## enduro_video
module enduro_video(iRST_n,
                    iVGA_CLK,
                    show_cars,
                    car_user_x,
                    car2_x,
                    car2_y,
                    car3_x,
                    car3_y,
                    oBLANK_n,
                    oHS,
                    oVS,
                    b_data,
                    g_data,
                    r_data);
Size: about 3400 cells after synthesis, ~53 flip-flops, about 80 I/O pins, ~0.026 mm² of cells after synthesis.
Settings: LEC_CHECK=0, CAP_MARGIN=5, CORE_MARGIN=2, CORE_UTILIZATION=72, CTS_CLUSTER_DIAMETER=26, CTS_CLUSTER_SIZE=80, SETUP_SLACK_MARGIN=0.82, SLEW_MARGIN=40; clock period 6.32 ns.
run.sh (not shown) runs the stock make flow with config.mk's settings and CLKGATE_MAP_FILE=.
The starting point reached the layout checks and failed them: setup timing.
Rerun with:
--- a/flow/config.mk
+++ b/flow/config.mk
@@ -8 +8 @@
-export CAP_MARGIN = 5
+export CAP_MARGIN = 20
@@ -10,5 +10,2 @@
-export CORE_UTILIZATION = 72
-export CTS_CLUSTER_DIAMETER = 26
-export CTS_CLUSTER_SIZE = 80
-export SETUP_SLACK_MARGIN = 0.82
-export SLEW_MARGIN = 40
+export CORE_UTILIZATION = 49
+export SLEW_MARGIN = 20
==> flow/constraint.sdc (replaced) <==
create_clock -name core_clock -period 8.67 [get_ports {iVGA_CLK}]
set_input_delay 1.7340 -clock core_clock [delete_from_list [all_inputs] [get_ports {iVGA_CLK}]]
set_output_delay 1.7340 -clock core_clock [all_outputs]
set_load 0.01 [all_outputs]
=> The changed run ran to the end with no violations. Sequential power went down by 27%. Area after synthesis stays the same. Cell area is lower by 9.3%. Clock-buffer cell count is unchanged. Register-to-register slack improved by 1.0 ns. Wire length shrinks by 4.7%. Core utilization went down by 32 points. Non-clock buffer count went down by 300. Die size rose by 46%. Worst hold slack got worse by 0.0059 ns. Final cell count goes down by 1.9%.


job 9647:
enduro_video again, from the RTL that the note above started with.
export LEC_CHECK = 0
export ABC_AREA = 1
export CAP_MARGIN = 20
export CORE_MARGIN = 2
export CORE_UTILIZATION = 71
export CTS_CLUSTER_DIAMETER = 334
export CTS_CLUSTER_SIZE = 40
export HOLD_SLACK_MARGIN = 0.3
export PLACE_DENSITY_LB_ADDON = 0.06
export SLEW_MARGIN = 20
create_clock -name core_clock -period 9.22 [get_ports {iVGA_CLK}]
Job 9647: flow completed, timing, DRC and antenna clean
#### Input delta (job 8291 over job 9647)
Settings: CTS_CLUSTER_SIZE changed from 40 to 98; CORE_UTILIZATION changed from 71 to 28; PLACE_DENSITY_LB_ADDON removed (was 0.06); ABC_AREA removed (was 1); HOLD_SLACK_MARGIN removed (was 0.3); CTS_CLUSTER_DIAMETER changed from 334 to 398; the clock period (ns, I/O delays scaled along) changed from 9.22 to 15.0.
[summary]
Comparing job 9647 and job 8291, the lower non-clock inverter instance count of the final layout was measured on job 8291.
Worst reg2reg path depth: job 8291 < job 9647
Against job 9647, job 8291 reports a number of inserted filler cells in the final layout that is higher.
The area of all placed cells without fillers in job 9647 is 0.916 times that in job 8291.
Job 8291 vs. job 9647: number of cells produced by synthesis went down, total length of routed wires went up, final cell count without fillers went up.
The inputs of job 8900 differ from those of job 8291 as listed below.
Settings: CORE_UTILIZATION changed from 28 to 38; CTS_CLUSTER_DIAMETER changed from 398 to 380; CTS_CLUSTER_SIZE changed from 98 to 100; HOLD_SLACK_MARGIN newly set to 0.23.
## What came out
In summary, job 8900 completed successfully, with a layout that passed the timing, design-rule and antenna checks.
The more densely filled core belongs to job 8900, not job 8291.
Taking job 8291 as the reference, in job 8900 cell area went down 1.3%, power share of the combinational group about even, worst reg2reg path depth decreased about 14%.
| sum of internal, switching and leakage power | job 8291 vs job 8900 | ≈ equal |
Summary of job 8900 over job 8291: clock tree buffer count of the final layout saw an increase, final cycle utilization of the critical path saw a decrease, first-pass GRT wire length saw a decrease.
Between job 8900 and job 8291, the difference in area of the multi-input gates is negligible.
Job 8900 supports a higher top clock frequency than job 8291.
diff inputs: job 8900 => job 4541
Settings: CTS_CLUSTER_SIZE: 100 -> unset; CAP_MARGIN: 20 -> 0; CTS_CLUSTER_DIAMETER: 380 -> unset; CORE_UTILIZATION: 38 -> 40.
Notes after the runs:
Job 4541 against job 8900: power went down 0.015 mW; timing-limited maximum frequency rose by 0.98 MHz; sequential-cell power consumption shows no meaningful change; core area went down 5.6%; number of tap cells inserted decreased by 27 relative to the old numbers. Job 4541 vs job 8900: mean number of vias per cell up in job 4541. The final reports for job 4541 and job 8900 show worst-case vdd ir drop lower in the former. Comparing the two runs side by side, job 4541 comes out behind job 8900 on first-pass GRT wire length. Overall fraction of global-route tracks in use is lower on job 8900. Via count in job 4541 is 141 higher than in job 8900.


enduro_video again, from the RTL that the note above started with.
==> flow/config.mk <==
export PLATFORM = sky130hd
export DESIGN_NAME = enduro_video
export DESIGN_NICKNAME = enduro_video
export VERILOG_FILES = /design/flow/design.v
export SDC_FILE = /design/flow/constraint.sdc
export NUM_CORES = 4
export LEC_CHECK = 0
export CAP_MARGIN = 20
export CORE_MARGIN = 2
export CORE_UTILIZATION = 72
export CTS_CLUSTER_DIAMETER = 29
export CTS_CLUSTER_SIZE = 15
export HOLD_SLACK_MARGIN = -0.08
export PLACE_DENSITY_LB_ADDON = 0.25
export SETUP_SLACK_MARGIN = 1.72
export SLEW_MARGIN = 20
==> flow/constraint.sdc <==
create_clock -name core_clock -period 7.16 [get_ports {iVGA_CLK}]
set_input_delay 1.4320 -clock core_clock [delete_from_list [all_inputs] [get_ports {iVGA_CLK}]]
set_output_delay 1.4320 -clock core_clock [all_outputs]
set_load 0.01 [all_outputs]
The starting point went through all stages and came out clean.
Change:
CORE_UTILIZATION = 69   (was 72)
CTS_CLUSTER_DIAMETER = not set   (was 29)
CTS_CLUSTER_SIZE = 99   (was 15)
HOLD_SLACK_MARGIN = not set   (was -0.08)
PLACE_DENSITY_LB_ADDON = not set   (was 0.25)
SETUP_SLACK_MARGIN = not set   (was 1.72)
clock period = 13.3 ns   (was 7.16 ns; I/O delays follow)
Effect: The new run finished clean. Wire length falls by 8.0%. Sequential power came out lower by 46%. Total power falls by 47%. Cell count fell by 3.5%. First-iteration DRC count went down by 20%. Worst setup slack gains 4.7 ns. Worst hold slack hardly moves. Design area shrinks by 6.5%. Flip-flop count stays the same. Clock-buffer cell count stays the same. Clock power fell by 45%.
Change:
CORE_UTILIZATION = 40   (was 69)
CTS_CLUSTER_DIAMETER = 399   (was not set)
CTS_CLUSTER_SIZE = 100   (was 99)
TNS_END_PERCENT = 15   (was not set)
clock period = 15.0 ns   (was 13.3 ns; I/O delays follow)
What happened:
- via count fell by 6.0%
- worst setup slack gets better by 1.6 ns
- cell area grows by 1.9%
- utilization fell by 30 points
- worst hold slack stays flat
- sequential cell count stays the same
- synthesized area is unchanged
- register-to-register slack gains 1.6 ns
- clock-buffer cell count is unchanged
- routed wire length stays flat
Change:
ABC_AREA = 0   (was not set)
CORE_ASPECT_RATIO = 0.5   (was not set)
CORE_UTILIZATION = 58   (was 40)
CTS_CLUSTER_DIAMETER = 285   (was 399)
HOLD_SLACK_MARGIN = 0.23   (was not set)
PLACE_DENSITY = 0.83   (was not set)
TNS_END_PERCENT = not set   (was 15)
The changed run finished clean; worst hold slack is worse by 0.0038 ns; worst setup slack is worse by 0.21 ns; combinational power stays flat; cell count went down by about 6%; total power is higher by about 1.8%; routed wire length came out lower by 4.1%; final area shrinks by 1.1%.
Change:
ABC_AREA = not set   (was 0)
CORE_ASPECT_RATIO = not set   (was 0.5)
CORE_UTILIZATION = 40   (was 58)
CTS_CLUSTER_DIAMETER = not set   (was 285)
CTS_CLUSTER_SIZE = not set   (was 100)
HOLD_SLACK_MARGIN = not set   (was 0.23)
PLACE_DENSITY = not set   (was 0.83)
=> Final cell count climbs by about 6.5%; via count went down by 4.9%; worst setup slack gains 0.21 ns; total power drops by about 1.8%; wire length rises by 4.3%; global-route usage fell by 9.3 points; register-to-register slack gets better by 0.23 ns; combinational power barely changes.
Power figures rest on the tool's default switching activity, not on a simulated workload.
